==> design/flow/design.v <==
module ALU(Ain,Bin,ALUop,out,Z);
input [15:0] Ain, Bin;
input [1:0] ALUop;
output [15:0] out;
output Z;
assign out = (ALUop == 2'b00) ? (Ain + Bin) : (ALUop == 2'b01) ? (Ain - Bin) : (ALUop == 2'b10) ? (Ain & Bin) : (~Bin) ;
assign Z =  (out == 16'b0000000000000000) ?  1'b1 : 1'b0;
endmodule
module regfile(data_in,writenum,write,readnum,clk,data_out);
input [15:0] data_in;
input [2:0] writenum, readnum;
input write, clk;
output [15:0] data_out;
reg [15:0] R[7:0];  
reg [15:0] data_out;
always_ff @ (posedge clk)
begin 
if (write)  
    R[writenum] <= data_in;   
end  
assign data_out = R[readnum];  
endmodule
module shifter(in,shift,sout);
input [15:0] in;
input [1:0] shift;
output [15:0] sout;
reg [15:0] sout;
always_comb 
begin 
    if (shift == 2'b00)
        sout = in;
    else if (shift == 2'b01)
        sout = in << 1;
    else if (shift == 2'b10)
        sout = in >> 1;
    else if (shift == 2'b11)
    begin
      sout = in >> 1;
      sout[15] = in[15];
    end 
    else 
    sout = 16'bxxxxxxxxxxxxxxxx;
end 
endmodule
module datapath (clk, writenum, readnum, write, datapath_in, vsel, loada, loadb, loadc, shift, asel, bsel, ALUop, loads, Z_out, datapath_out);
input write, clk, loada, loadb, loadc, asel, bsel, loads, vsel;
input [1:0] ALUop, shift;
input [2:0] writenum, readnum;
input [15:0] datapath_in;
output Z_out;
output [15:0] datapath_out;
wire [15:0] data_in;
reg[15:0] aloaded, in;
wire [15:0] Bin, Ain;
reg Z_out;
reg [15:0] datapath_out;
wire [15:0] data_out, sout, out;
wire Z;
assign data_in = vsel ? datapath_in : datapath_out;  
regfile REGFILE(data_in, writenum, write, readnum, clk, data_out);  
always_ff @(posedge clk)  
begin
if (loada == 1) 
begin
 aloaded <= data_out ;
end
end 
always_ff @(posedge clk)  
begin
if (loadb == 1) 
begin
 in <= data_out ;
end
end 
shifter SHIFTER(in,shift,sout);
assign Bin = bsel ? ({11'b0, datapath_in[4:0]}) : sout ;  
assign Ain = asel ? (16'b0000000000000000) : aloaded ;
ALU alu(Ain,Bin,ALUop,out,Z);  
always_ff @(posedge clk)  
begin
if (loads == 1) 
begin
 Z_out <= Z ;
end
end 
always_ff @(posedge clk)  
begin
if (loadc == 1) 
begin
 datapath_out <= out ;
end
end 
endmodule 
==> design/flow/constraint.sdc <==
create_clock -name core_clock -period 3.4 [get_ports {clk}]
set_input_delay 0.6800 -clock core_clock [delete_from_list [all_inputs] [get_ports {clk}]]
set_output_delay 0.6800 -clock core_clock [all_outputs]
set_load 0.01 [all_outputs]
==> design/flow/run.sh <==
#!/bin/bash
# the make line also repeats each setting of config.mk as NAME=value (left out here)
make -C /OpenROAD-flow-scripts/flow DESIGN_CONFIG=/design/flow/config.mk WORK_HOME=/design/flow/orfs CLKGATE_MAP_FILE= finish
==> design/flow/config.mk <==
export PLATFORM = sky130hd
export DESIGN_NAME = datapath
export DESIGN_NICKNAME = datapath
export VERILOG_FILES = /design/flow/design.v
export SDC_FILE = /design/flow/constraint.sdc
export NUM_CORES = 4
export LEC_CHECK = 0
export CAP_MARGIN = 20
export CORE_MARGIN = 2
export CORE_UTILIZATION = 65
export CTS_CLUSTER_SIZE = 51
export SETUP_SLACK_MARGIN = -0.09
export SLEW_MARGIN = 20
==> results of run 1 <==
what timing repair did:
item                                    4_1_cts  5_1_grt
endpoints found under the setup margin       13       13
resized                                      88       50
pin swaps                                    44       29
buffers inserted                             20       18
metrics by stage:
stage | util [%] | cells | hold slack (ps) | area, µm² | power (µW)
finish | 89.8 | 1086 | 772 | 12400 | 6460
global route | 89.8 | 1085 | 788 | 12400 | 6500
CTS | 87.7 | 1073 | 746 | 12100 | 6090
detailed placement | 80.1 | 1023 | 704 | 11100 | 3800
global placement | 80.1 | 1023 | 677 | 11100 | 3750
floorplan | - | 664 | 706 | 9260 | 3230
per-layer routing:
metal | up-vias | part of all wire [%]
met5 | - | 0.078
met3 | 376 | 16
met4 | 4 | 10
met1 | 3831 | 30
li1 | 3051 | -
met2 | 1078 | 43
layout make-up:
class                           count  area [µm²]  area share, %
Sequential cell                   177        5320           42.8
Multi-Input combinational cell    425        4110           33.1
Timing Repair Buffer              239        2020           16.3
Clock buffer                       18         429           3.46
Tap cell                          180         225           1.81
Clock inverter                     14         200           1.61
Inverter                           28         105          0.846
Antenna cell                        5        12.5          0.101
==> results.toml, run 1 <==
# generated from flow reports
[pwr]
power.share.clock_pct = 35.0
switching_share_pct = 30.4
power_sequential_uw = 2620
comb_power_uw = 1580
powerDensity_nw_per_um2 = 520
p_int_uw = 4490
power_frac_seq_pct = 40.6
ir_worst_vdd_v = 0.000451
powerClk_uw = 2260
p_sw_uw = 1960
combPwrFrac_pct = 24.4
leakage_uw = 0.00470
maxPowerGroup = "registers"

[hold_path]
hold_class = "register to register"
whs_endpoint = "REGFILE.R[6][12]"
hold_path_depth = 1
min_from = "datapath_out[12]"

[critical_path]
r2r_setup_slack_ps = -1850
arrival_ps = 5570
crit_path_max_incr_delay_ps = 610
r2r-start = "in[0]"
cp.depth = 15
cp-end-kind = "register"
crit_path_cell_trace = "clkdlybuf4s50_1 -> inv_1 -> a221o_1 -> ha_1 -> nor2b_2 -> a311oi_2 -> o22ai_2 -> buf_4 -> nor3_4 -> or3_4 -> a32oi_2 -> or4_4 -> or4_4 -> or4_4 -> nor4_2"
critPathKind = "primary input to register"
critPathMaxFanout = 3
slowest_stage = "or4_4"
start_kind = "primary input"
crit_family = "simple AND/OR/NAND/NOR gates"
crit_top_cell = "or4_4"
cp-startpoint = "datapath_in[4]"
reg2reg_to = "Z_out"
cp_num_buf_inv = 3
endpoint = "Z_out"
rr_worst_depth = 16
crit_required_ps = 3670

[grt]
grtUsageMet3_pct = 16.4
grt_pass1_vias = 8045
grtUsageTotal_pct = 49.1
gr-usage-met2_pct = 75.0
grt_busiest_layer = "met2"
grt_max_degree = 33
grt_pass1_wl_um = 51800
grtUsageMet1_pct = 61.0
grt_overflow = 0
antenna_found_initial = 6

[final_timing]
rsz0062_at_grt = "yes"
period_used_pct = 156
slew-limit-headroom_pct = 35.5
skew_ps = 18.9
hold_violations = 0
tightestPinTransition_ps = 964
min_period_ps = 5300
tns_ps = -9050
setup_viol = 13
fin_ws_ps = -1900
max_freq_ghz = 0.189
slew_viol_final = 0

[clock_tree]
tritoncts = "built"
cts_made_buffers = 17
clkSlewWorstSetupHoldPaths_ps = 80
clockBufferDepth = 2
htreeDepth = 4
root_buffer = "clkbuf_16"
clk-insertion-delay-late_ps = 450
ctsHoldBuffers = 0
clock_sinks = 177

[logic_synthesis]
adder_share_pct = 4.49
yosysUniqueCellTypes = 68
synth-async-reset-ratio_pct = 0
common_cells = "edfxtp_1, nor2_1, mux2_2"
edf_count = 177
syn_avg_cell_area_um2 = 13.8
largest_area_cell = "edfxtp_1"
ys_chip_area_um2 = 9190
fp_nets = 730
top_cell = "edfxtp_1"
synthMuxAreaShare_pct = 15.3
top_cell_area_share_pct = 57.8
ys_seq_share_pct = 57.8
ys_ff = 177
synth.cell_area_um2 = 9190
ys_cells = 664
syn_inst = 664
topCellsByArea = "edfxtp_1, mux4_2, mux2_2, ha_1, mux2i_1"
synthFlopType = "edfxtp_1"
aoi_share_pct = 9.57
xor_area_share_pct = 0.858
yosys.area_share.simple_pct = 9.22
synth_warnings = 4
top_logic_kind = "multiplexers"

[routing]
routed-via-count = 8340
antenna_left = 0
drt-initial-drc-count = 2046
wl_per_cell_um = 35.6
totalWireLength_um = 38700
drc_errors = 0
viasPerCell = 7.68
drt_first_pass_iters = 14

[die]
die_x_um = 123
core_area_um2 = 13800
row_count = 43
num_io_pins = 52
initCoreUtil_pct = 66.5
die_height_um = 123
die_area_um2 = 15100

[flow_run]
max-cap-violations = 0
warnings = 48

[final_layout]
fill_cells = 440
final_nets = 954
area_growth_syn_to_layout_pct = 35.1

[run_status]
status = "complete, but fails checks"
failed_checks = "setup timing"

[placed_design]
place.gp.congestion = 0.906
pre_cts_ws_ps = -1920
dpl.hpwl_um = 18400
place.port_buffers = 51
==> inputs of run 2 (changes only) <==
CORE_UTILIZATION = 71   (was 65)
CTS_CLUSTER_SIZE = unset   (was 51)
MAX_ROUTING_LAYER = met4   (was unset)
PLACE_DENSITY = 0.65   (was unset)
SETUP_SLACK_MARGIN = unset   (was -0.09)
TNS_END_PERCENT = 5   (was unset)
clock period = 3.24 ns   (was 3.4 ns; I/O delays follow)
==> run 2 against run 1 <==
Compared with the run above:
- the run now fails in global routing (5_1_grt)
- synthesized cell count did not move
- area after synthesis did not move
- die size shrank 8.2%
==> results.toml, run 2 <==
# physical design summary
[logic_synthesis]
synth_warnings = 4
largest_area_cell = "edfxtp_1"
top_cell_area_share_pct = 57.8
common_cells = "edfxtp_1, nor2_1, mux2_2"
synthMuxAreaShare_pct = 15.3
ys_cells = 664
synthFlopType = "edfxtp_1"
synth-async-reset-ratio_pct = 0
syn_inst = 664
adder_share_pct = 4.49
syn_avg_cell_area_um2 = 13.8
yosys.area_share.simple_pct = 9.22
aoi_share_pct = 9.57
xor_area_share_pct = 0.858
edf_count = 177
topCellsByArea = "edfxtp_1, mux4_2, mux2_2, ha_1, mux2i_1"
top_cell = "edfxtp_1"
yosysUniqueCellTypes = 68
top_logic_kind = "multiplexers"
fp_nets = 730
ys_ff = 177
ys_chip_area_um2 = 9190
ys_seq_share_pct = 57.8
synth.cell_area_um2 = 9190

[die]
num_io_pins = 52
row_count = 41
die_x_um = 118
die_height_um = 118
die_area_um2 = 13900
core_area_um2 = 12600
initCoreUtil_pct = 72.8

[clock_tree]
cts_made_buffers = 17
htreeDepth = 4
ctsHoldBuffers = 0
root_buffer = "clkbuf_16"
clock_sinks = 177
clockBufferDepth = 2

[placed_design]
placed_cells = 1010
dpl.hpwl_um = 19300
place.gp.congestion = 0.943
place.port_buffers = 51

[run_status]
status = "aborted with a tool error"
outcome.stop_stage = "global routing (5_1_grt)"
error_message = "[ERROR GRT-0232] Routing congestion too high. Check the congestion heatmap in the GUI."

[grt]
grtUsageTotal_pct = 80.7
grt_overflow = 31
run 2: through the flow:
step / total power (µW) / hold WS (ps) / worst slack, ps / instance area [µm²]
floorplan: 3380 / 706 / -1480 / 9220
global placement: 3900 / 684 / -1930 / 11000
detailed placement: 3980 / 726 / -2080 / 11000
CTS: 6260 / 767 / -1470 / 11800
run 2: repair_timing:
action	4_1_cts
endpoints found under the hold margin	0
buffers inserted	6
pin swaps	16
resized	43
endpoints found under the setup margin	16
run 2: per-layer routing:
layer / GRT usage [%] / overflow
met3: 67.2 / 5
met5: - / -
met2: 91.8 / 13
met1: 84.3 / 1
met4: 71.2 / 12
==> inputs of run 3 (changes only) <==
ABC_AREA = 1   (was unset)
CELL_PAD_IN_SITES_DETAIL_PLACEMENT = 1   (was unset)
CELL_PAD_IN_SITES_GLOBAL_PLACEMENT = 2   (was unset)
CORE_ASPECT_RATIO = 1.43   (was unset)
CORE_UTILIZATION = 40   (was 71)
GPL_TIMING_DRIVEN = 0   (was unset)
HOLD_SLACK_MARGIN = 0.07   (was unset)
PLACE_DENSITY = unset   (was 0.65)
PLACE_DENSITY_LB_ADDON = 0.12   (was unset)
SLEW_MARGIN = 30   (was 20)
TNS_END_PERCENT = unset   (was 5)
clock period = 4.8 ns   (was 3.24 ns; I/O delays follow)
==> run 3 against run 2 <==
Compared with the run above:
- the run now finishes clean
- area after synthesis is 1.9% higher
- synthesized cell count is 45% higher
- die size is 78% higher
==> results.toml, run 3 <==
# generated from flow reports
[run_status]
status = "finished clean"

[critical_path]
rr_worst_depth = 20
crit_family = "simple AND/OR/NAND/NOR gates"
arrival_ps = 4680
cp_num_buf_inv = 3
crit_path_cell_trace = "clkdlybuf4s50_1 -> nor2_4 -> clkinv_1 -> o221ai_1 -> nand2_1 -> ha_1 -> nand2_1 -> inv_1 -> nand4_1 -> nand2_1 -> nand2_1 -> nand3_1 -> nand3_2 -> nor2_1 -> nand2_1 -> nor2_1 -> nand2_1 -> nor2_1 -> nand3_1 -> nor2_1 -> nand2_1 -> nor2_2"
r2r_setup_slack_ps = 1580
critPathMaxFanout = 10
endpoint = "Z_out"
crit_top_cell = "nand2_1"
start_kind = "primary input"
cp-end-kind = "register"
reg2reg_to = "Z_out"
slowest_stage = "clkdlybuf4s50_1"
cp-startpoint = "shift[0]"
crit_path_max_incr_delay_ps = 580
critPathKind = "primary input to register"
cp.depth = 22
crit_required_ps = 5100
r2r-start = "in[1]"

[logic_synthesis]
synth_warnings = 4
ys_chip_area_um2 = 9360
top_cell = "nor2_1"
ys_ff = 177
ys_cells = 966
topCellsByArea = "edfxtp_1, nor2_1, nand2_1, o21ai_0, ha_1"
aoi_share_pct = 11.8
yosysUniqueCellTypes = 45
largest_area_cell = "edfxtp_1"
xor_area_share_pct = 0.374
synth-async-reset-ratio_pct = 0
ys_seq_share_pct = 56.8
edf_count = 177
yosys.area_share.simple_pct = 19.1
fp_nets = 1032
top_cell_area_share_pct = 56.8
syn_avg_cell_area_um2 = 9.69
synthMuxAreaShare_pct = 1.92
synth.cell_area_um2 = 9360
syn_inst = 966
top_logic_kind = "simple AND/OR/NAND/NOR gates"
adder_share_pct = 4.30
synthFlopType = "edfxtp_1"
common_cells = "nor2_1, edfxtp_1, nand2_1"

[final_timing]
period_used_pct = 91.2
fin_ws_ps = 422
slew-limit-headroom_pct = 35.7
tightestPinTransition_ps = 961
max_freq_ghz = 0.228
min_period_ps = 4380
slew_viol_final = 0
setup_viol = 0
skew_ps = 4.52
hold_violations = 0
rsz0062_at_grt = "no"

[pwr]
switching_share_pct = 26.7
leakage_uw = 0.00420
maxPowerGroup = "registers"
combPwrFrac_pct = 17.2
comb_power_uw = 691
p_int_uw = 2950
powerDensity_nw_per_um2 = 367
ir_worst_vdd_v = 0.000332
p_sw_uw = 1070
power_frac_seq_pct = 45.5
power_sequential_uw = 1830
powerClk_uw = 1500
power.share.clock_pct = 37.3

[placed_design]
dpl.hpwl_um = 22300
placed_cell_area_um2 = 10300
pre_cts_ws_ps = -91.2
place.port_buffers = 47
place.gp.congestion = 0.850

[grt]
grt_max_degree = 17
grt_pass1_wl_um = 43700
grt_pass1_vias = 7780
antenna_found_initial = 0
grtUsageTotal_pct = 24.1
grt_overflow = 0

[die]
die_x_um = 132
die_area_um2 = 24700
num_io_pins = 52
initCoreUtil_pct = 40.9
die_height_um = 187
core_area_um2 = 22900
row_count = 66

[hold_path]
hold_path_depth = 2
min_from = "REGFILE.R[3][5]"
hold_class = "register to register"
whs_endpoint = "aloaded[5]"

[routing]
num_antenna_cells = 0
wl_per_cell_um = 20.8
totalWireLength_um = 28200
drt-initial-drc-count = 364
viasPerCell = 5.32
antenna_left = 0
routed-via-count = 7226
drt_first_pass_iters = 4
drc_errors = 0

[clock_tree]
clockBufferDepth = 2
htreeDepth = 4
cts_made_buffers = 17
cts-resized-gates = 0
ctsHoldBuffers = 0
clock_sinks = 177
clkSlewWorstSetupHoldPaths_ps = 70
tritoncts = "built"
clk-insertion-delay-late_ps = 430
cts_setup_buffers = 0
root_buffer = "clkbuf_16"

[flow_run]
max-cap-violations = 0
warnings = 39

[final_layout]
area_growth_syn_to_layout_pct = 17.1
fin_area_um2 = 11000
final_nets = 1105
==> run 3: final cells by class <==
class,count,area (µm²)
Clock buffer,19,433
Multi-Input combinational cell,654,3530
Timing Repair Buffer,54,553
Tap cell,306,383
Clock inverter,13,209
Sequential cell,177,5320
Fill cell,2594,11900
Inverter,94,353
Buffer,41,188
==> run 3: through the flow <==
step           setup TNS, ps  cells  utilization (%)  total power [µW]  hold WS, ps
6_report                   0   1358             47.9              4020          719
3_3_place_gp           -97.2   1319             44.7              2540          686
3_5_place_dp           -91.2   1326             45.1              2550          701
5_1_grt                    0   1358             47.9              4180          760
2_1_floorplan              0    966                -              2280          650
4_1_cts                    0   1358             47.9              4040          722
==> run 3: routing by layer <==
metal	wire [µm]	GRT usage, %	part of all wire (%)
met1	10900	24.6	39
met2	15900	46.3	56
met3	532	3.04	1.9
met4	895	9.32	3.2
met5	0	-	0
==> inputs of run 4 (changes only) <==
CAP_MARGIN = 0   (was 20)
CELL_PAD_IN_SITES_DETAIL_PLACEMENT = unset   (was 1)
CELL_PAD_IN_SITES_GLOBAL_PLACEMENT = unset   (was 2)
CORE_ASPECT_RATIO = unset   (was 1.43)
CTS_CLUSTER_DIAMETER = 333   (was unset)
CTS_CLUSTER_SIZE = 100   (was unset)
GPL_TIMING_DRIVEN = unset   (was 0)
HOLD_SLACK_MARGIN = -0.08   (was 0.07)
MAX_ROUTING_LAYER = unset   (was met4)
PLACE_DENSITY = 0.65   (was unset)
PLACE_DENSITY_LB_ADDON = unset   (was 0.12)
SLEW_MARGIN = 20   (was 30)
TNS_END_PERCENT = 25   (was unset)
clock period = 5.5 ns   (was 4.8 ns; I/O delays follow)
==> run 4 against run 3 <==
Compared with the run above:
- critical path depth decreased by 2
- setup slack improved by 680 ps
- flip-flop count unchanged
- still clean on timing, DRC and antenna
- first-iteration DRC count increased by 74%
- clock skew increased by 3.6 ps
- power decreased by 18%
- largest power group unchanged
- utilization decreased by 0.62 points
- final cell count decreased by 1.5%
- clock power decreased by 23%
- sequential share of layout area increased by 0.84 points
- non-clock buffer count decreased by 27
==> results.toml, run 4 <==
# generated from flow reports
[routing]
met2_length_um = 11800
drc_errors = 0
totalWireLength_um = 23800
antenna_left = 0
routed-via-count = 7088
drt_first_pass_iters = 5
num_antenna_cells = 0
routed.top_layer = "met4"
wl_met1_um = 10400
met3RoutedLength_um = 1070
viasPerCell = 5.30
wl_per_cell_um = 17.8
drt-initial-drc-count = 635

[logic_synthesis]
top_cell_area_share_pct = 56.8
xor_area_share_pct = 0.374
top_logic_kind = "simple AND/OR/NAND/NOR gates"
synth.cell_area_um2 = 9360
topCellsByArea = "edfxtp_1, nor2_1, nand2_1, o21ai_0, ha_1"
syn_avg_cell_area_um2 = 9.69
synth_warnings = 4
aoi_share_pct = 11.8
ys_cells = 966
largest_area_cell = "edfxtp_1"
synthFlopType = "edfxtp_1"
top_cell = "nor2_1"
synth-async-reset-ratio_pct = 0
ys_chip_area_um2 = 9360
ys_seq_share_pct = 56.8
syn_inst = 966
edf_count = 177
yosysUniqueCellTypes = 45
common_cells = "nor2_1, edfxtp_1, nand2_1"
ys_ff = 177
fp_nets = 1032
synthMuxAreaShare_pct = 1.92
adder_share_pct = 4.30
yosys.area_share.simple_pct = 19.1

[die]
die_x_um = 157
die_height_um = 157
row_count = 55
die_area_um2 = 24600
initCoreUtil_pct = 41.1
num_io_pins = 52
core_area_um2 = 22800

[grt]
antenna_found_initial = 0
grtUsageTotal_pct = 19.6
grt_pass1_wl_um = 36700
grt_max_degree = 37
grt_pass1_vias = 6750
grt_overflow = 0

[critical_path]
start_kind = "primary input"
crit_path_cell_trace = "clkdlybuf4s50_1 -> inv_2 -> nand2_2 -> o22ai_1 -> a21oi_1 -> nand2_1 -> inv_1 -> ha_1 -> inv_1 -> a21oi_1 -> o21ai_0 -> a21oi_1 -> nand2_1 -> a21oi_1 -> o21ai_0 -> nand2_1 -> nand2_1 -> nand2_1 -> nand3b_1 -> nor2_2"
slowest_stage = "clkdlybuf4s50_1"
crit_required_ps = 5690
r2r_setup_slack_ps = 2430
crit_family = "buffers and inverters"
critPathMaxFanout = 14
endpoint = "Z_out"
cp-startpoint = "shift[1]"
crit_path_max_incr_delay_ps = 590
r2r-start = "in[6]"
critPathKind = "primary input to register"
cp_num_buf_inv = 4
cp-end-kind = "register"
reg2reg_to = "Z_out"
crit_top_cell = "nand2_1"
cp.depth = 20
rr_worst_depth = 17
arrival_ps = 4590

[pwr]
p_int_uw = 2360
ir_worst_vdd_v = 0.000206
combPwrFrac_pct = 17.1
p_sw_uw = 952
power_sequential_uw = 1600
comb_power_uw = 566
powerDensity_nw_per_um2 = 308
switching_share_pct = 28.7
power.share.clock_pct = 34.7
powerClk_uw = 1150
power_frac_seq_pct = 48.2
maxPowerGroup = "registers"
leakage_uw = 0.00414

[final_timing]
tns_ps = 0
skew_ps = 8.10
hold_violations = 0
slew-limit-headroom_pct = 26.5
rsz0062_at_grt = "no"
min_period_ps = 4400
setup_viol = 0
tightestPinTransition_ps = 1100
max_freq_ghz = 0.227
slew_viol_final = 0
period_used_pct = 79.9

[final_layout]
regArea_um2 = 5320
fin_area_um2 = 10800
logic_area_um2 = 3510
final_nets = 1078
fill_cells = 2081
area_growth_syn_to_layout_pct = 15.1

[flow_run]
warnings = 39
max-cap-violations = 0

[clock_tree]
clkSlewWorstSetupHoldPaths_ps = 70
clk-insertion-delay-late_ps = 420
root_buffer = "clkbuf_16"
cts_setup_buffers = 0
clockBufferDepth = 2
tritoncts = "built"
clock_sinks = 177
cts_made_buffers = 17
htreeDepth = 4
cts-resized-gates = 0
ctsHoldBuffers = 0

[placed_design]
placed_cell_area_um2 = 10200
place.port_buffers = 51
dpl.hpwl_um = 16600
place.gp.congestion = 0.930

[hold_path]
hold_class = "register to register"
hold_path_depth = 2
whs_endpoint = "aloaded[0]"
min_from = "REGFILE.R[3][0]"

[run_status]
status = "finished clean"
## run 4: area by class of cell
cell class	count	area share, %
sequential	177	49.3
multi-input combinational	654	32.5
timing repair buffer	68	5.87
clock buffer	17	3.95
tap	313	3.63
inverter	94	3.27
clock inverter	15	1.42
## run 4: stage by stage
| stage | instances | total power [µW] | setup WS [ps] | utilization [%] | hold WS [ps] |
|---|---|---|---|---|---|
| 2_1_floorplan | 966 | 1990 | 1860 | - | 650 |
| 3_3_place_gp | 1306 | 2180 | 767 | 44.8 | 699 |
| 3_5_place_dp | 1306 | 2190 | 732 | 44.8 | 704 |
| 4_1_cts | 1338 | 3330 | 1160 | 47.3 | 720 |
| 5_1_grt | 1338 | 3440 | 719 | 47.3 | 754 |
| 6_report | 1338 | 3320 | 1100 | 47.3 | 713 |
## run 4: layer usage
metal / up-vias / track usage (%)
met5: - / 0
met4: 0 / 6.47
met1: 3433 / 25.2
li1: 3451 / -
met2: 167 / 33.6
met3: 37 / 3.41
==> inputs of run 5 (changes only) <==
ABC_AREA = unset   (was 1)
CAP_MARGIN = 20   (was 0)
CELL_PAD_IN_SITES_GLOBAL_PLACEMENT = 2   (was unset)
CORE_ASPECT_RATIO = 1.76   (was unset)
CORE_MARGIN = 3   (was 2)
CORE_UTILIZATION = 53   (was 40)
CTS_CLUSTER_DIAMETER = unset   (was 333)
CTS_CLUSTER_SIZE = 12   (was 100)
GPL_ROUTABILITY_DRIVEN = 1   (was unset)
HOLD_SLACK_MARGIN = unset   (was -0.08)
MAX_ROUTING_LAYER = met4   (was unset)
MIN_ROUTING_LAYER = met2   (was unset)
PLACE_DENSITY = unset   (was 0.65)
PLACE_DENSITY_LB_ADDON = 0.21   (was unset)
SLEW_MARGIN = 40   (was 20)
TNS_END_PERCENT = 15   (was 25)
clock period = 5.47 ns   (was 5.5 ns; I/O delays follow)
==> run 5 against run 4 <==
Compared with the run above:
- sequential power hardly changed
- routed wire length is 13% higher
- register-to-register slack got worse by 1700 ps
- critical path depth shrank 6
- setup slack worse by 870 ps
- cell area grew 6.2%
- flip-flop count did not move
- count of clock-buffer cells in the layout increased by 10
- synthesized cell count down 31%
- first-iteration DRC count rose to 3.4 times the previous value
- non-clock buffer count grew 76
- critical path type unchanged
==> results.toml, run 5 <==
# generated from flow reports
[critical_path]
reg2reg_to = "Z_out"
crit_path_cell_trace = "clkdlybuf4s50_1 -> buf_4 -> buf_4 -> nor2b_1 -> ha_1 -> a21o_1 -> a2111oi_2 -> a21boi_0 -> a21oi_2 -> mux2i_1 -> a211o_1 -> or4_4 -> or4_4 -> nor4_4"
start_kind = "primary input"
critPathMaxFanout = 15
crit_path_max_incr_delay_ps = 740
arrival_ps = 5540
r2r_setup_slack_ps = 780
r2r-start = "in[0]"
slowest_stage = "a2111oi_2"
rr_worst_depth = 15
cp-startpoint = "asel"
cp_num_buf_inv = 3
endpoint = "Z_out"
crit_required_ps = 5770
crit_family = "AND-OR/OR-AND gates"
cp.depth = 14
critPathKind = "primary input to register"
cp-end-kind = "register"

[pwr]
p_sw_uw = 960
ir_worst_vdd_v = 0.000471
powerDensity_nw_per_um2 = 338
power.share.clock_pct = 39.6
switching_share_pct = 24.8
maxPowerGroup = "registers"
p_int_uw = 2910
power_sequential_uw = 1620
power_frac_seq_pct = 41.7
leakage_uw = 0.00422
combPwrFrac_pct = 18.7
comb_power_uw = 724
power.total_uw = 3870
powerClk_uw = 1530

[clock_tree]
root_buffer = "clkbuf_16"
clkSlewWorstSetupHoldPaths_ps = 80
ctsHoldBuffers = 0
clock_sinks = 177
clk-insertion-delay-late_ps = 480
cts_made_buffers = 25
htreeDepth = 4
clockBufferDepth = 3
tritoncts = "built"

[logic_synthesis]
ys_seq_share_pct = 57.8
xor_area_share_pct = 0.858
synth-async-reset-ratio_pct = 0
common_cells = "edfxtp_1, nor2_1, mux2_2"
synthMuxAreaShare_pct = 15.3
largest_area_cell = "edfxtp_1"
top_cell = "edfxtp_1"
synthFlopType = "edfxtp_1"
yosysUniqueCellTypes = 68
syn_avg_cell_area_um2 = 13.8
top_cell_area_share_pct = 57.8
fp_nets = 730
synth_warnings = 4
syn_inst = 664
ys_ff = 177
topCellsByArea = "edfxtp_1, mux4_2, mux2_2, ha_1, mux2i_1"
ys_cells = 664
edf_count = 177
adder_share_pct = 4.49
aoi_share_pct = 9.57
synth.cell_area_um2 = 9190
yosys.area_share.simple_pct = 9.22
top_logic_kind = "multiplexers"
ys_chip_area_um2 = 9190

[die]
core_area_um2 = 16900
initCoreUtil_pct = 54.2
die_x_um = 105
die_height_um = 181
row_count = 63
num_io_pins = 52
die_area_um2 = 19000

[final_layout]
final_nets = 867
post-route-util_pct = 67.5
fill_cells = 1156
regArea_um2 = 5320
logic_area_um2 = 3750
fin_cells = 1034
area_growth_syn_to_layout_pct = 24.5

[placed_design]
place.port_buffers = 51
placed_cells = 999
dpl.hpwl_um = 18400
place.gp.congestion = 1.00

[hold_path]
whs_endpoint = "REGFILE.R[3][13]"
hold_path_depth = 1
hold_class = "register to register"
min_from = "datapath_out[13]"

[routing]
drt-initial-drc-count = 2175
wl_per_cell_um = 25.9
routed-via-count = 8657
drt_first_pass_iters = 8
drc_errors = 0
viasPerCell = 8.37
num_antenna_cells = 0
totalWireLength_um = 26800
antenna_left = 0

[final_timing]
min_period_ps = 5240
skew_ps = 23.4
hold_violations = 0
setup_viol = 0
period_used_pct = 95.8
rsz0062_at_grt = "no"
slew-limit-headroom_pct = 46.1
slew_viol_final = 0
whs_ps = 714
tightestPinTransition_ps = 806
max_freq_ghz = 0.191

[flow_run]
warnings = 39
max-cap-violations = 0

[grt]
grt_pass1_vias = 9571
antenna_found_initial = 0
grt_pass1_wl_um = 40100
grtUsageTotal_pct = 43.0
grt_max_degree = 36
grt_overflow = 0

[run_status]
status = "finished clean"
==> run 5: timing repair <==
| item | 4_1_cts | 5_1_grt |
|---|---|---|
| gates cloned | 0 | 0 |
| resized | 3 | 19 |
| setup endpoints to repair | 1 | 2 |
| pin swaps | 0 | 10 |
| buffers inserted | 0 | 2 |
==> run 5: routing by layer <==
metal	share of wire, %	global-route usage (%)	up-vias
met5	0	-	-
met4	13	12.8	0
met3	34	45.5	398
met2	53	56.0	2531
met1	0	-	2892
li1	-	-	2836
==> run 5: stage by stage <==
stage | instance area, µm² | worst slack [ps] | setup TNS (ps)
after floorplan | 9190 | 199 | 0
after global placement | 10500 | -479 | -765
after detailed placement | 10600 | -499 | -812
after CTS | 11400 | 18.5 | 0
after global routing | 11400 | 143 | 0
final | 11400 | 230 | 0
==> run 5: layout make-up <==
class                   instances  area share [%]
clock buffers                  27            5.53
clock inverters                 6            1.13
inverters                      28           0.918
multi-input cells             425            32.8
flip-flops and latches        177            46.4
well taps                     227            2.48
repair buffers                144            10.7
==> inputs of run 6 (changes only) <==
CELL_PAD_IN_SITES_GLOBAL_PLACEMENT = unset   (was 2)
CORE_ASPECT_RATIO = unset   (was 1.76)
CORE_MARGIN = 2   (was 3)
CORE_UTILIZATION = 65   (was 53)
CTS_CLUSTER_SIZE = 98   (was 12)
GPL_ROUTABILITY_DRIVEN = unset   (was 1)
MAX_ROUTING_LAYER = unset   (was met4)
MIN_ROUTING_LAYER = unset   (was met2)
PLACE_DENSITY_LB_ADDON = 0.03   (was 0.21)
SETUP_SLACK_MARGIN = 1.25   (was unset)
SLEW_MARGIN = 20   (was 40)
TNS_END_PERCENT = unset   (was 15)
clock period = 4.37 ns   (was 5.47 ns; I/O delays follow)
==> run 6 against run 5 <==
Compared with the run above:
- now fails the layout checks on setup timing
- register-to-register slack worse by 1700 ps
- count of clock-buffer cells in the layout is 10 lower
- cell area is 11% higher
- non-clock buffer count is 110 higher
- final cell count is 6.3% higher
- power is 29% higher
- flip-flop count stayed put
- clock power is 3% higher
- die size is 21% lower
- area after synthesis stayed put
- critical endpoint unchanged
==> results.toml, run 6 <==
# generated from flow reports
[logic_synthesis]
synth-async-reset-ratio_pct = 0
synth.cell_area_um2 = 9190
top_cell_area_share_pct = 57.8
ys_ff = 177
ys_chip_area_um2 = 9190
ys_seq_share_pct = 57.8
edf_count = 177
adder_share_pct = 4.49
synthMuxAreaShare_pct = 15.3
syn_avg_cell_area_um2 = 13.8
fp_nets = 730
syn_inst = 664
yosys.area_share.simple_pct = 9.22
synth_warnings = 4
top_logic_kind = "multiplexers"
largest_area_cell = "edfxtp_1"
ys_cells = 664
common_cells = "edfxtp_1, nor2_1, mux2_2"
topCellsByArea = "edfxtp_1, mux4_2, mux2_2, ha_1, mux2i_1"
aoi_share_pct = 9.57
top_cell = "edfxtp_1"
xor_area_share_pct = 0.858
yosysUniqueCellTypes = 68
synthFlopType = "edfxtp_1"

[clock_tree]
htreeDepth = 4
clk-insertion-delay-late_ps = 450
root_buffer = "clkbuf_16"
cts_made_buffers = 17
tritoncts = "built"
clockBufferDepth = 2
clkSlewWorstSetupHoldPaths_ps = 80
clock_sinks = 177

[die]
die_area_um2 = 15100
initCoreUtil_pct = 66.5
row_count = 43
num_io_pins = 52
die_height_um = 123
die_x_um = 123
core_area_um2 = 13800

[hold_path]
hold_path_depth = 1
hold_class = "register to register"
min_from = "datapath_out[1]"
whs_endpoint = "REGFILE.R[2][1]"

[final_timing]
period_used_pct = 135
min_period_ps = 5920
slew-limit-headroom_pct = 22.9
tightestPinTransition_ps = 1150
fin_ws_ps = -1550
skew_ps = 15.4
rsz0062_at_grt = "yes"
whs_ps = 789
slew_viol_final = 0
max_freq_ghz = 0.169
hold_violations = 0
setup_viol = 7

[placed_design]
pre_cts_ws_ps = -1140
dpl.hpwl_um = 17500
place.gp.congestion = 0.940
place.port_buffers = 51

[final_layout]
final_nets = 969
logic_area_um2 = 4230
area_growth_syn_to_layout_pct = 37.9
regArea_um2 = 5320
fill_cells = 383
post-route-util_pct = 91.6

[critical_path]
critPathKind = "primary input to register"
r2r_setup_slack_ps = -880
start_kind = "primary input"
cp.depth = 21
crit_path_max_incr_delay_ps = 580
arrival_ps = 6190
rr_worst_depth = 14
cp_num_buf_inv = 8
crit_path_cell_trace = "buf_6 -> buf_6 -> buf_12 -> buf_6 -> buf_6 -> buf_12 -> buf_4 -> mux2i_1 -> nor2_1 -> a21oi_1 -> nor2_1 -> ha_1 -> buf_4 -> nor2b_1 -> nor2_1 -> o31ai_2 -> mux2_4 -> a211o_1 -> or4_4 -> or4_4 -> nor4_4"
cp-startpoint = "shift[0]"
r2r-start = "in[10]"
crit_required_ps = 4640
endpoint = "Z_out"
reg2reg_to = "Z_out"
crit_top_cell = "buf_6"
slowest_stage = "mux2i_1"
cp-end-kind = "register"
critPathMaxFanout = 9
crit_family = "simple AND/OR/NAND/NOR gates"

[pwr]
leakage_uw = 0.00482
maxPowerGroup = "registers"
p_sw_uw = 1640
power_sequential_uw = 2050
power_frac_seq_pct = 41.0
combPwrFrac_pct = 27.4
power.share.clock_pct = 31.6
switching_share_pct = 32.7
powerClk_uw = 1580
powerDensity_nw_per_um2 = 395
comb_power_uw = 1370
ir_worst_vdd_v = 0.000492
p_int_uw = 3370

[routing]
drt-initial-drc-count = 2157
routed-via-count = 8786
viasPerCell = 7.99
antenna_left = 0
drc_errors = 0
wl_per_cell_um = 37.7
totalWireLength_um = 41400
drt_first_pass_iters = 9

[grt]
grtUsageTotal_pct = 45.1
grt_max_degree = 33
grt_pass1_vias = 7731
grt_overflow = 0
grt_pass1_wl_um = 48200
antenna_found_initial = 5

[flow_run]
warnings = 43
max-cap-violations = 0

[run_status]
status = "complete, but fails checks"
failed_checks = "setup timing"
[run 6: area by class of cell]
class	instances	area share, %
Multi-Input combinational cell	425	33.4
Antenna cell	3	0.0592
Clock inverter	15	1.16
Inverter	28	0.869
Tap cell	180	1.78
Timing Repair Buffer	254	17.5
Clock buffer	17	3.36
Sequential cell	177	41.9
[run 6: stage by stage]
stage	instance area (µm²)	setup TNS [ps]	instances	total power [µW]
2_1_floorplan	9270	-568	664	2520
3_3_place_gp	10900	-3870	999	2900
3_5_place_dp	10900	-4750	999	2930
4_1_cts	12000	-614	1057	4550
5_1_grt	12700	-6590	1098	5030
6_report	12700	-6400	1099	5010
[run 6: layer usage]
layer  routed length [µm]  track usage [%]  vias up
met2                17400             71.1     1217
met4                 4580             26.4        8
met1                12000             57.1     4010
li1                     -                -     3078
met5                  194                0        -
met3                 7170             11.4      473
[run 6: repair_timing]
item | 4_1_cts | 5_1_grt
cloned | 0 | 0
buffers inserted | 26 | 39
gates resized | 90 | 80
setup endpoints to repair | 16 | 14
pin swaps | 36 | 48
hold buffers | 0 | 0
==> inputs of run 7 (changes only) <==
ABC_AREA = 0   (was unset)
CELL_PAD_IN_SITES_DETAIL_PLACEMENT = 0   (was unset)
CORE_ASPECT_RATIO = 1.64   (was unset)
CORE_MARGIN = 9   (was 2)
CORE_UTILIZATION = 57   (was 65)
CTS_CLUSTER_SIZE = 50   (was 98)
MAX_ROUTING_LAYER = met4   (was unset)
PLACE_DENSITY = 0.46   (was unset)
PLACE_DENSITY_LB_ADDON = unset   (was 0.03)
SETUP_SLACK_MARGIN = unset   (was 1.25)
SLEW_MARGIN = 25   (was 20)
TNS_END_PERCENT = 85   (was unset)
clock period = 4.33 ns   (was 4.37 ns; I/O delays follow)
==> run 7 against run 6 <==
Compared with the run above:
- still fails the layout checks on setup timing
- hold slack worse by 93 ps
- sequential power about the same
- largest cell class unchanged
- utilization down 17 points
- count of clock-buffer cells in the layout grew 1
- sequential share of layout area is 2.9 points higher
- critical endpoint unchanged
- routed wire length down 38%
==> results.toml, run 7 <==
# generated from flow reports
[run_status]
status = "complete, but fails checks"
failed_checks = "setup timing"

[logic_synthesis]
aoi_share_pct = 9.57
ys_ff = 177
xor_area_share_pct = 0.858
fp_nets = 730
topCellsByArea = "edfxtp_1, mux4_2, mux2_2, ha_1, mux2i_1"
syn_inst = 664
syn_avg_cell_area_um2 = 13.8
ys_chip_area_um2 = 9190
synth_warnings = 4
top_logic_kind = "multiplexers"
largest_area_cell = "edfxtp_1"
adder_share_pct = 4.49
common_cells = "edfxtp_1, nor2_1, mux2_2"
edf_count = 177
synth-async-reset-ratio_pct = 0
synthMuxAreaShare_pct = 15.3
top_cell = "edfxtp_1"
ys_seq_share_pct = 57.8
ys_cells = 664
yosysUniqueCellTypes = 68
top_cell_area_share_pct = 57.8
synthFlopType = "edfxtp_1"
synth.cell_area_um2 = 9190
yosys.area_share.simple_pct = 9.22

[die]
num_io_pins = 52
die_x_um = 117
core_area_um2 = 15900
die_area_um2 = 21200
initCoreUtil_pct = 57.9
row_count = 59
die_height_um = 181

[clock_tree]
root_buffer = "clkbuf_16"
cts_made_buffers = 17
clk-insertion-delay-late_ps = 430
htreeDepth = 4
clockBufferDepth = 2
tritoncts = "built"
clock_sinks = 177
ctsHoldBuffers = 0
clkSlewWorstSetupHoldPaths_ps = 80

[grt]
grt_pass1_vias = 6779
grt_overflow = 0
grt_max_degree = 33
grtUsageTotal_pct = 25.3
grt_pass1_wl_um = 38700
antenna_found_initial = 0

[flow_run]
max-cap-violations = 0
warnings = 44

[critical_path]
critPathKind = "primary input to register"
arrival_ps = 4990
endpoint = "Z_out"
start_kind = "primary input"
cp_num_buf_inv = 4
r2r-start = "in[0]"
critPathMaxFanout = 3
cp.depth = 18
reg2reg_to = "Z_out"
cp-end-kind = "register"
crit_path_cell_trace = "buf_6 -> or3b_4 -> a2bb2oi_4 -> ha_4 -> inv_2 -> fa_2 -> a21o_1 -> buf_4 -> o211ai_1 -> o22ai_2 -> buf_4 -> o41ai_4 -> o31ai_2 -> mux2_4 -> a211o_1 -> or4_4 -> or4_4 -> nor4_4"
crit_family = "AND-OR/OR-AND gates"
cp-startpoint = "shift[0]"
slowest_stage = "or4_4"
r2r_setup_slack_ps = -240
rr_worst_depth = 17
crit_required_ps = 4580
crit_path_max_incr_delay_ps = 440

[final_timing]
skew_ps = 13.2
setup_viol = 1
slew-limit-headroom_pct = 35.1
tns_ps = -414
slew_viol_final = 0
max_freq_ghz = 0.211
hold_violations = 0
tightestPinTransition_ps = 970
fin_ws_ps = -414
rsz0062_at_grt = "yes"
period_used_pct = 110
min_period_ps = 4740

[pwr]
power.total_uw = 4530
powerClk_uw = 1520
power.share.clock_pct = 33.6
power_frac_seq_pct = 44.9
leakage_uw = 0.00449
power_sequential_uw = 2030
p_sw_uw = 1270
combPwrFrac_pct = 21.5
maxPowerGroup = "registers"
comb_power_uw = 974
p_int_uw = 3260
ir_worst_vdd_v = 0.000468
switching_share_pct = 28.0
powerDensity_nw_per_um2 = 382

[placed_design]
placed_cell_area_um2 = 11000
dpl.hpwl_um = 18500
place.port_buffers = 51
pre_cts_ws_ps = -1320
place.gp.congestion = 0.921

[routing]
viasPerCell = 6.06
routed-via-count = 6608
num_antenna_cells = 0
totalWireLength_um = 25500
drt_first_pass_iters = 5
drc_errors = 0
antenna_left = 0
drt-initial-drc-count = 553
wl_per_cell_um = 23.4

[final_layout]
fin_area_um2 = 11900
post-route-util_pct = 74.7
final_nets = 930
area_growth_syn_to_layout_pct = 29.0

[hold_path]
hold_class = "register to register"
whs_endpoint = "REGFILE.R[2][0]"
hold_path_depth = 1
min_from = "datapath_out[0]"
-- run 7: timing repair --
item,in CTS,in global routing
setup endpoints to repair,6,3
setup buffers,6,7
resized,31,29
pin swaps,16,20
-- run 7: metrics by stage --
step,instances,hold slack [ps]
final,1090,696
after global routing,1090,751
after CTS,1083,709
after detailed placement,1045,702
after global placement,1045,676
after floorplan,664,706
-- run 7: layout make-up --
cell class                      count  area, µm²
Inverter                           28        108
Fill cell                        1013       4010
Clock inverter                     14        163
Clock buffer                       18        429
Tap cell                          213        267
Timing Repair Buffer              215       1740
Sequential cell                   177       5320
Multi-Input combinational cell    425       3840
-- run 7: per-layer routing --
metal / vias up / part of all wire, % / track usage [%] / wire [µm]
met5: - / 0 / - / 0
li1: 2998 / - / - / -
met2: 246 / 55 / 45.0 / 14100
met3: 73 / 4.3 / 3.36 / 1100
met4: 0 / 3.6 / 8.99 / 913
met1: 3291 / 37 / 27.9 / 9450
==> inputs of run 8 (changes only) <==
ABC_AREA = unset   (was 0)
CELL_PAD_IN_SITES_DETAIL_PLACEMENT = unset   (was 0)
CELL_PAD_IN_SITES_GLOBAL_PLACEMENT = 3   (was unset)
CORE_ASPECT_RATIO = 1.76   (was 1.64)
CORE_MARGIN = 3   (was 9)
CORE_UTILIZATION = 53   (was 57)
CTS_CLUSTER_SIZE = 83   (was 50)
GPL_ROUTABILITY_DRIVEN = 0   (was unset)
MIN_ROUTING_LAYER = met2   (was unset)
PLACE_DENSITY = 0.74   (was 0.46)
SLEW_MARGIN = 40   (was 25)
TNS_END_PERCENT = 15   (was 85)
clock period = 3.65 ns   (was 4.33 ns; I/O delays follow)
==> run 8 against run 7 <==
Compared with the run above:
- the layout still fails its checks (setup timing)
- non-clock buffer count increased by 17
- register-to-register slack got worse by 530 ps
- critical path depth decreased by 1
- hold slack improved by 22 ps
==> results.toml, run 8 <==
# generated from flow reports
[final_timing]
rsz0062_at_grt = "yes"
setup_viol = 8
tightestPinTransition_ps = 803
slew-limit-headroom_pct = 46.3
fin_ws_ps = -811
max_freq_ghz = 0.224
hold_violations = 0
whs_ps = 718
skew_ps = 19.7
period_used_pct = 122
slew_viol_final = 0
min_period_ps = 4460

[clock_tree]
clk-insertion-delay-late_ps = 480
clock_sinks = 177
htreeDepth = 4
root_buffer = "clkbuf_16"
cts_made_buffers = 25
clockBufferDepth = 3
ctsHoldBuffers = 0
clkSlewWorstSetupHoldPaths_ps = 60
tritoncts = "built"

[routing]
viasPerCell = 8.03
routed-via-count = 9011
antenna_left = 0
wl_per_cell_um = 22.8
drt-initial-drc-count = 2121
totalWireLength_um = 25600
drt_first_pass_iters = 12
drc_errors = 0

[critical_path]
cp_num_buf_inv = 3
critPathMaxFanout = 4
arrival_ps = 4770
critPathKind = "primary input to register"
r2r-start = "in[0]"
endpoint = "Z_out"
reg2reg_to = "Z_out"
crit_path_max_incr_delay_ps = 420
cp-end-kind = "register"
cp.depth = 17
cp-startpoint = "shift[0]"
crit_family = "AND-OR/OR-AND gates"
slowest_stage = "or4_4"
crit_required_ps = 3960
crit_top_cell = "or4_4"
r2r_setup_slack_ps = -770
start_kind = "primary input"
crit_path_cell_trace = "buf_12 -> or3b_4 -> a2bb2oi_4 -> ha_2 -> inv_2 -> fa_2 -> a21o_1 -> o211ai_1 -> o22ai_2 -> o41ai_2 -> buf_4 -> o31ai_4 -> mux2_4 -> a211o_1 -> or4_4 -> or4_4 -> nor4_2"
rr_worst_depth = 16

[grt]
grt_max_degree = 33
grt_overflow = 0
grtUsageTotal_pct = 40.8
grt_pass1_wl_um = 38900
antenna_found_initial = 0
grt_pass1_vias = 10000

[placed_design]
placed_cells = 1083
dpl.hpwl_um = 17700
place.port_buffers = 51

[logic_synthesis]
adder_share_pct = 4.49
ys_seq_share_pct = 57.8
yosysUniqueCellTypes = 68
yosys.area_share.simple_pct = 9.22
fp_nets = 730
topCellsByArea = "edfxtp_1, mux4_2, mux2_2, ha_1, mux2i_1"
top_cell_area_share_pct = 57.8
synth_warnings = 4
synth.cell_area_um2 = 9190
top_logic_kind = "multiplexers"
synth-async-reset-ratio_pct = 0
edf_count = 177
syn_avg_cell_area_um2 = 13.8
aoi_share_pct = 9.57
ys_ff = 177
ys_chip_area_um2 = 9190
xor_area_share_pct = 0.858
syn_inst = 664
top_cell = "edfxtp_1"
synthFlopType = "edfxtp_1"
ys_cells = 664
largest_area_cell = "edfxtp_1"
common_cells = "edfxtp_1, nor2_1, mux2_2"
synthMuxAreaShare_pct = 15.3

[pwr]
power_sequential_uw = 2420
ir_worst_vdd_v = 0.000560
comb_power_uw = 1200
power.total_uw = 5760
combPwrFrac_pct = 20.8
power_frac_seq_pct = 42.0
powerClk_uw = 2140
p_sw_uw = 1440
switching_share_pct = 24.9
power.share.clock_pct = 37.2
powerDensity_nw_per_um2 = 473
maxPowerGroup = "registers"
p_int_uw = 4330
leakage_uw = 0.00464

[final_layout]
fill_cells = 1144
fin_cells = 1122
regArea_um2 = 5320
logic_area_um2 = 3870
area_growth_syn_to_layout_pct = 32.4
final_nets = 955

[run_status]
status = "complete, but fails checks"
failed_checks = "setup timing"

[die]
initCoreUtil_pct = 54.2
core_area_um2 = 16900
row_count = 63
die_x_um = 105
die_height_um = 181
die_area_um2 = 19000
num_io_pins = 52

[hold_path]
hold_path_depth = 1
hold_class = "register to register"
whs_endpoint = "REGFILE.R[3][1]"
min_from = "datapath_out[1]"

[flow_run]
warnings = 46
max-cap-violations = 0
[run 8: per-layer routing]
layer  wire length, µm  vias up  share of wire, %  global-route usage [%]
met4              2450        0               9.6                    11.8
li1                  -     3012                 -                       -
met3              8860      320                35                    45.2
met5                 0        -                 0                       -
met2             14300     2609                56                    51.6
met1                 0     3070                 0                       -
[run 8: area by class of cell]
class	count	share of cell area [%]
flip-flops and latches	177	43.7
multi-input cells	425	31.8
repair buffers	232	15.5
clock buffers	25	5.14
well taps	227	2.33
inverters	28	0.864
clock inverters	7	0.679
diodes	1	0.0206
[run 8: per-stage QoR]
step	TNS [ps]	setup slack (ps)	utilization, %	instance area, µm²
5_1_grt	-3330	-943	71.8	12200
3_3_place_gp	-13750	-1900	66.0	11200
3_5_place_dp	-14810	-2090	66.0	11200
2_1_floorplan	-1720	-1150	-	9220
6_report	-2340	-811	71.8	12200
4_1_cts	-2680	-1090	71.0	12000
[run 8: what timing repair did]
action                                  4_1_cts  5_1_grt
buffers inserted                              4        2
pin swaps                                    18       16
endpoints found under the setup margin       13        9
gates resized                                42       28
==> inputs of run 9 (changes only) <==
CELL_PAD_IN_SITES_GLOBAL_PLACEMENT = unset   (was 3)
CORE_ASPECT_RATIO = unset   (was 1.76)
CORE_MARGIN = 2   (was 3)
CORE_UTILIZATION = 64   (was 53)
CTS_CLUSTER_SIZE = unset   (was 83)
GPL_ROUTABILITY_DRIVEN = unset   (was 0)
MAX_ROUTING_LAYER = unset   (was met4)
MIN_ROUTING_LAYER = unset   (was met2)
PLACE_DENSITY = unset   (was 0.74)
SETUP_SLACK_MARGIN = 0.58   (was unset)
SLEW_MARGIN = 20   (was 40)
TNS_END_PERCENT = unset   (was 15)
clock period = 3.29 ns   (was 3.65 ns; I/O delays follow)
==> run 9 against run 8 <==
Compared with the run above:
- still fails the layout checks on setup timing
- power is 8.8% higher
- setup slack got worse by 650 ps
- cell area up 0.54%
- routed wire length increased by 19%
- clock power barely moved
- hold slack improved by 39 ps
- clock skew is 12 ps lower
==> results.toml, run 9 <==
# generated from flow reports
[clock_tree]
clock_sinks = 177
clkSlewWorstSetupHoldPaths_ps = 70
cts_made_buffers = 17
htreeDepth = 4
root_buffer = "clkbuf_16"
clockBufferDepth = 2
tritoncts = "built"
ctsHoldBuffers = 0
clk-insertion-delay-late_ps = 430

[die]
die_area_um2 = 15300
num_io_pins = 52
initCoreUtil_pct = 66.0
core_area_um2 = 13900
die_height_um = 124
row_count = 43
die_x_um = 124

[critical_path]
slowest_stage = "or4_4"
cp.depth = 16
critPathMaxFanout = 6
rr_worst_depth = 16
critPathKind = "primary input to register"
reg2reg_to = "Z_out"
cp_num_buf_inv = 3
crit_top_cell = "or4_4"
endpoint = "Z_out"
r2r_setup_slack_ps = -1430
arrival_ps = 5010
crit_required_ps = 3550
cp-end-kind = "register"
crit_path_cell_trace = "clkdlybuf4s15_2 -> buf_4 -> nor3b_1 -> a221o_1 -> ha_1 -> nor2b_1 -> a311oi_2 -> o22ai_2 -> buf_6 -> o41ai_4 -> o31ai_2 -> mux2_4 -> a211o_1 -> or4_4 -> or4_4 -> nor4_4"
crit_path_max_incr_delay_ps = 440
start_kind = "primary input"
r2r-start = "in[1]"
cp-startpoint = "bsel"
crit_family = "simple AND/OR/NAND/NOR gates"

[routing]
drc_errors = 0
viasPerCell = 6.80
antenna_left = 0
totalWireLength_um = 30300
drt-initial-drc-count = 1061
drt_first_pass_iters = 6
routed-via-count = 7351
wl_per_cell_um = 28.1

[pwr]
comb_power_uw = 1460
leakage_uw = 0.00466
maxPowerGroup = "registers"
combPwrFrac_pct = 23.3
powerClk_uw = 2110
power_sequential_uw = 2700
p_sw_uw = 1780
p_int_uw = 4490
power.total_uw = 6270
power.share.clock_pct = 33.6
power_frac_seq_pct = 43.0
switching_share_pct = 28.3
powerDensity_nw_per_um2 = 512
ir_worst_vdd_v = 0.000591

[final_timing]
slew-limit-headroom_pct = 38.6
rsz0062_at_grt = "yes"
period_used_pct = 145
tightestPinTransition_ps = 918
tns_ps = -7360
skew_ps = 7.69
setup_viol = 12
hold_violations = 0
max_freq_ghz = 0.210
fin_ws_ps = -1470
slew_viol_final = 0
min_period_ps = 4760

[placed_design]
pre_cts_ws_ps = -2080
placed_cells = 1031
dpl.hpwl_um = 17500
place.port_buffers = 51
place.gp.congestion = 0.958

[final_layout]
area_growth_syn_to_layout_pct = 33.1
logic_area_um2 = 4030
final_nets = 953
fill_cells = 534
fin_cells = 1081
regArea_um2 = 5320

[logic_synthesis]
synth_warnings = 4
aoi_share_pct = 9.57
edf_count = 177
topCellsByArea = "edfxtp_1, mux4_2, mux2_2, ha_1, mux2i_1"
adder_share_pct = 4.49
synthMuxAreaShare_pct = 15.3
top_logic_kind = "multiplexers"
top_cell = "edfxtp_1"
ys_cells = 664
yosys.area_share.simple_pct = 9.22
ys_ff = 177
syn_avg_cell_area_um2 = 13.8
ys_chip_area_um2 = 9190
largest_area_cell = "edfxtp_1"
synthFlopType = "edfxtp_1"
common_cells = "edfxtp_1, nor2_1, mux2_2"
fp_nets = 730
xor_area_share_pct = 0.858
syn_inst = 664
yosysUniqueCellTypes = 68
top_cell_area_share_pct = 57.8
ys_seq_share_pct = 57.8
synth.cell_area_um2 = 9190
synth-async-reset-ratio_pct = 0

[run_status]
status = "complete, but fails checks"
failed_checks = "setup timing"

[grt]
grt_pass1_wl_um = 42000
grt_pass1_vias = 7246
grt_max_degree = 33
grt_overflow = 0
grtUsageTotal_pct = 38.5
antenna_found_initial = 1

[hold_path]
min_from = "datapath_out[10]"
hold_path_depth = 1
whs_endpoint = "REGFILE.R[6][10]"
hold_class = "register to register"

[flow_run]
max-cap-violations = 0
warnings = 45
==> run 9: timing repair <==
action | in CTS | in global routing
pin swaps | 38 | 30
buffers inserted | 11 | 6
gates resized | 67 | 29
setup endpoints to repair | 16 | 16
==> run 9: metrics by stage <==
stage,instance area (µm²),hold slack [ps],util (%)
2_1_floorplan,9270,706,-
3_3_place_gp,11200,682,80.0
3_5_place_dp,11200,711,80.0
4_1_cts,12100,745,86.5
5_1_grt,12200,787,87.8
6_report,12200,757,87.8
==> run 9: per-layer routing <==
layer	routed length (µm)	track usage [%]
met5	0	0
met4	1850	18.5
met3	2950	8.42
met2	15100	64.9
met1	10400	47.4
==> run 9: cell type report <==
class / count / share of cell area, %
well taps: 180 / 1.84
diodes: 1 / 0.0205
inverters: 28 / 0.879
clock buffers: 18 / 3.51
flip-flops and latches: 177 / 43.4
clock inverters: 14 / 1.36
multi-input cells: 425 / 32.9
repair buffers: 238 / 16.0
==> inputs of run 10 (changes only) <==
CORE_UTILIZATION = 68   (was 64)
SETUP_SLACK_MARGIN = -0.26   (was 0.58)
clock period = 4.28 ns   (was 3.29 ns; I/O delays follow)
==> run 10 against run 9 <==
Compared with the run above:
- register-to-register slack better by 520 ps
- the layout still fails its checks (setup timing)
- count of clock-buffer cells in the layout is 1 lower
- first-iteration DRC count is 100% higher
- largest cell class unchanged
==> results.toml, run 10 <==
# generated from flow reports
[routing]
viasPerCell = 8.07
routed-via-count = 8421
totalWireLength_um = 37700
antenna_left = 0
wl_per_cell_um = 36.2
drt_first_pass_iters = 13
drc_errors = 0
drt-initial-drc-count = 2171

[die]
row_count = 42
initCoreUtil_pct = 69.4
die_area_um2 = 14500
num_io_pins = 52
die_x_um = 120
die_height_um = 120
core_area_um2 = 13200

[hold_path]
min_from = "datapath_out[13]"
hold_class = "register to register"
hold_path_depth = 1
whs_endpoint = "REGFILE.R[3][13]"

[pwr]
p_sw_uw = 1550
powerDensity_nw_per_um2 = 433
power.total_uw = 5130
power_frac_seq_pct = 40.7
switching_share_pct = 30.2
leakage_uw = 0.00446
ir_worst_vdd_v = 0.000419
comb_power_uw = 1160
powerClk_uw = 1880
power.share.clock_pct = 36.6
combPwrFrac_pct = 22.7
maxPowerGroup = "registers"
p_int_uw = 3580
power_sequential_uw = 2090

[clock_tree]
cts_made_buffers = 17
clock_sinks = 177
htreeDepth = 4
root_buffer = "clkbuf_16"
clk-insertion-delay-late_ps = 460
tritoncts = "built"
clockBufferDepth = 2
clkSlewWorstSetupHoldPaths_ps = 80

[grt]
antenna_found_initial = 5
grtUsageTotal_pct = 48.8
grt_overflow = 0
grt_max_degree = 33
grt_pass1_vias = 7896
grt_pass1_wl_um = 50500

[critical_path]
critPathMaxFanout = 17
crit_path_max_incr_delay_ps = 630
crit_family = "simple AND/OR/NAND/NOR gates"
rr_worst_depth = 17
cp_num_buf_inv = 6
crit_top_cell = "buf_4"
crit_required_ps = 4560
r2r-start = "in[1]"
endpoint = "Z_out"
arrival_ps = 5780
cp-end-kind = "register"
cp-startpoint = "shift[1]"
slowest_stage = "o22ai_1"
r2r_setup_slack_ps = -910
crit_path_cell_trace = "buf_2 -> buf_4 -> buf_6 -> clkinvlp_4 -> nand2_1 -> a21oi_1 -> ha_2 -> nor2b_4 -> o211ai_1 -> o22ai_2 -> buf_4 -> buf_4 -> a41oi_1 -> o22ai_1 -> nor3_2 -> or4_4 -> or4_1 -> or4_4 -> nor4_4"
critPathKind = "primary input to register"
cp.depth = 19
start_kind = "primary input"
reg2reg_to = "Z_out"

[final_layout]
fin_cells = 1044
logic_area_um2 = 3860
final_nets = 919
fill_cells = 460
regArea_um2 = 5320
area_growth_syn_to_layout_pct = 28.8

[logic_synthesis]
syn_avg_cell_area_um2 = 13.8
syn_inst = 664
edf_count = 177
ys_seq_share_pct = 57.8
ys_cells = 664
top_cell_area_share_pct = 57.8
ys_ff = 177
aoi_share_pct = 9.57
yosys.area_share.simple_pct = 9.22
top_cell = "edfxtp_1"
synth-async-reset-ratio_pct = 0
topCellsByArea = "edfxtp_1, mux4_2, mux2_2, ha_1, mux2i_1"
largest_area_cell = "edfxtp_1"
fp_nets = 730
top_logic_kind = "multiplexers"
common_cells = "edfxtp_1, nor2_1, mux2_2"
yosysUniqueCellTypes = 68
synth_warnings = 4
synthMuxAreaShare_pct = 15.3
ys_chip_area_um2 = 9190
xor_area_share_pct = 0.858
synthFlopType = "edfxtp_1"
synth.cell_area_um2 = 9190
adder_share_pct = 4.49

[placed_design]
dpl.hpwl_um = 18000
place.port_buffers = 51
place.gp.congestion = 0.983
placed_cells = 993

[final_timing]
slew_viol_final = 0
max_freq_ghz = 0.182
fin_ws_ps = -1220
period_used_pct = 129
min_period_ps = 5500
skew_ps = 22.7
slew-limit-headroom_pct = 19.4
hold_violations = 0
tightestPinTransition_ps = 1210
rsz0062_at_grt = "yes"
setup_viol = 7

[flow_run]
max-cap-violations = 0
warnings = 46

[run_status]
status = "complete, but fails checks"
failed_checks = "setup timing"
[run 10: per-stage QoR]
step | setup TNS (ps) | setup slack (ps) | utilization [%] | hold slack [ps] | area (µm²)
global route | -2810 | -1220 | 89.4 | 773 | 11800
detailed placement | -5570 | -1200 | 81.8 | 710 | 10800
finish | -3600 | -1220 | 89.4 | 786 | 11800
CTS | -918 | -763 | 88.0 | 752 | 11700
floorplan | -644 | -644 | - | 706 | 9220
global placement | -4710 | -1110 | 81.8 | 688 | 10800
[run 10: what timing repair did]
item                       in CTS  in global routing
hold buffers                    0                  0
pin swaps                      20                 16
resized                        29                 31
setup buffers                  10                  7
setup endpoints to repair       4                  4
[run 10: final cells by class]
type,instances,share of cell area (%)
inverters,28,0.919
well taps,176,1.86
diodes,2,0.0423
multi-input cells,425,32.6
repair buffers,204,14.1
clock buffers,17,3.59
flip-flops and latches,177,44.9
clock inverters,15,2.03
[run 10: layer usage]
| layer | global-route usage [%] | up-vias | wire, µm |
|---|---|---|---|
| li1 | - | 2984 | - |
| met1 | 61.9 | 3797 | 11100 |
| met2 | 74.0 | 1198 | 15900 |
| met3 | 16.8 | 438 | 6850 |
| met4 | 27.6 | 4 | 3870 |
| met5 | 0 | - | 98 |
==> inputs of run 11 (changes only) <==
ABC_AREA = 1   (was unset)
CTS_CLUSTER_DIAMETER = 367   (was unset)
CTS_CLUSTER_SIZE = 99   (was unset)
SETUP_SLACK_MARGIN = 0.87   (was -0.26)
clock period = 3.56 ns   (was 4.28 ns; I/O delays follow)
==> run 11 against run 10 <==
Compared with the run above:
- the run now fails in global routing (5_1_grt)
- die size rose by 1.8%
- synthesized cell count is 45% higher
- area after synthesis is 1.9% higher
==> results.toml, run 11 <==
# physical design summary
[clock_tree]
htreeDepth = 4
cts_made_buffers = 17
ctsHoldBuffers = 0
root_buffer = "clkbuf_16"
clockBufferDepth = 2
clock_sinks = 177

[die]
initCoreUtil_pct = 70.1
num_io_pins = 52
die_x_um = 121
core_area_um2 = 13300
die_area_um2 = 14700
row_count = 42
die_height_um = 121

[logic_synthesis]
top_logic_kind = "simple AND/OR/NAND/NOR gates"
ys_chip_area_um2 = 9360
yosys.area_share.simple_pct = 19.1
syn_inst = 966
topCellsByArea = "edfxtp_1, nor2_1, nand2_1, o21ai_0, ha_1"
ys_cells = 966
synthMuxAreaShare_pct = 1.92
synthFlopType = "edfxtp_1"
ys_ff = 177
top_cell = "nor2_1"
edf_count = 177
aoi_share_pct = 11.8
ys_seq_share_pct = 56.8
yosysUniqueCellTypes = 45
synth.cell_area_um2 = 9360
adder_share_pct = 4.30
synth-async-reset-ratio_pct = 0
xor_area_share_pct = 0.374
syn_avg_cell_area_um2 = 9.69
top_cell_area_share_pct = 56.8
largest_area_cell = "edfxtp_1"
common_cells = "nor2_1, edfxtp_1, nand2_1"
synth_warnings = 4
fp_nets = 1032

[grt]
grtUsageTotal_pct = 77.7
grt_overflow = 70

[placed_design]
dpl.hpwl_um = 19000
placed_cells = 1270
place.port_buffers = 51
place.gp.congestion = 0.983
pre_cts_ws_ps = -424

[run_status]
outcome.stop_stage = "global routing (5_1_grt)"
error_message = "[ERROR GRT-0232] Routing congestion too high. Check the congestion heatmap in the GUI."
status = "aborted with a tool error"
## run 11: metal layers
layer / GRT overflow / global-route usage, %
met5: 0 / 18.0
met4: 32 / 77.8
met3: 1 / 62.3
met2: 36 / 92.9
met1: 1 / 79.5
## run 11: stage by stage
stage / cell area [µm²] / power [µW]
after floorplan: 9410 / 3080
after global placement: 10800 / 3540
after detailed placement: 10800 / 3590
after CTS: 12200 / 5650
## run 11: repair_timing
action,4_1_cts
gates resized,169
setup buffers,27
gates cloned,0
setup endpoints to repair,16
pin swaps,53
Power and IR drop assume default switching activity.
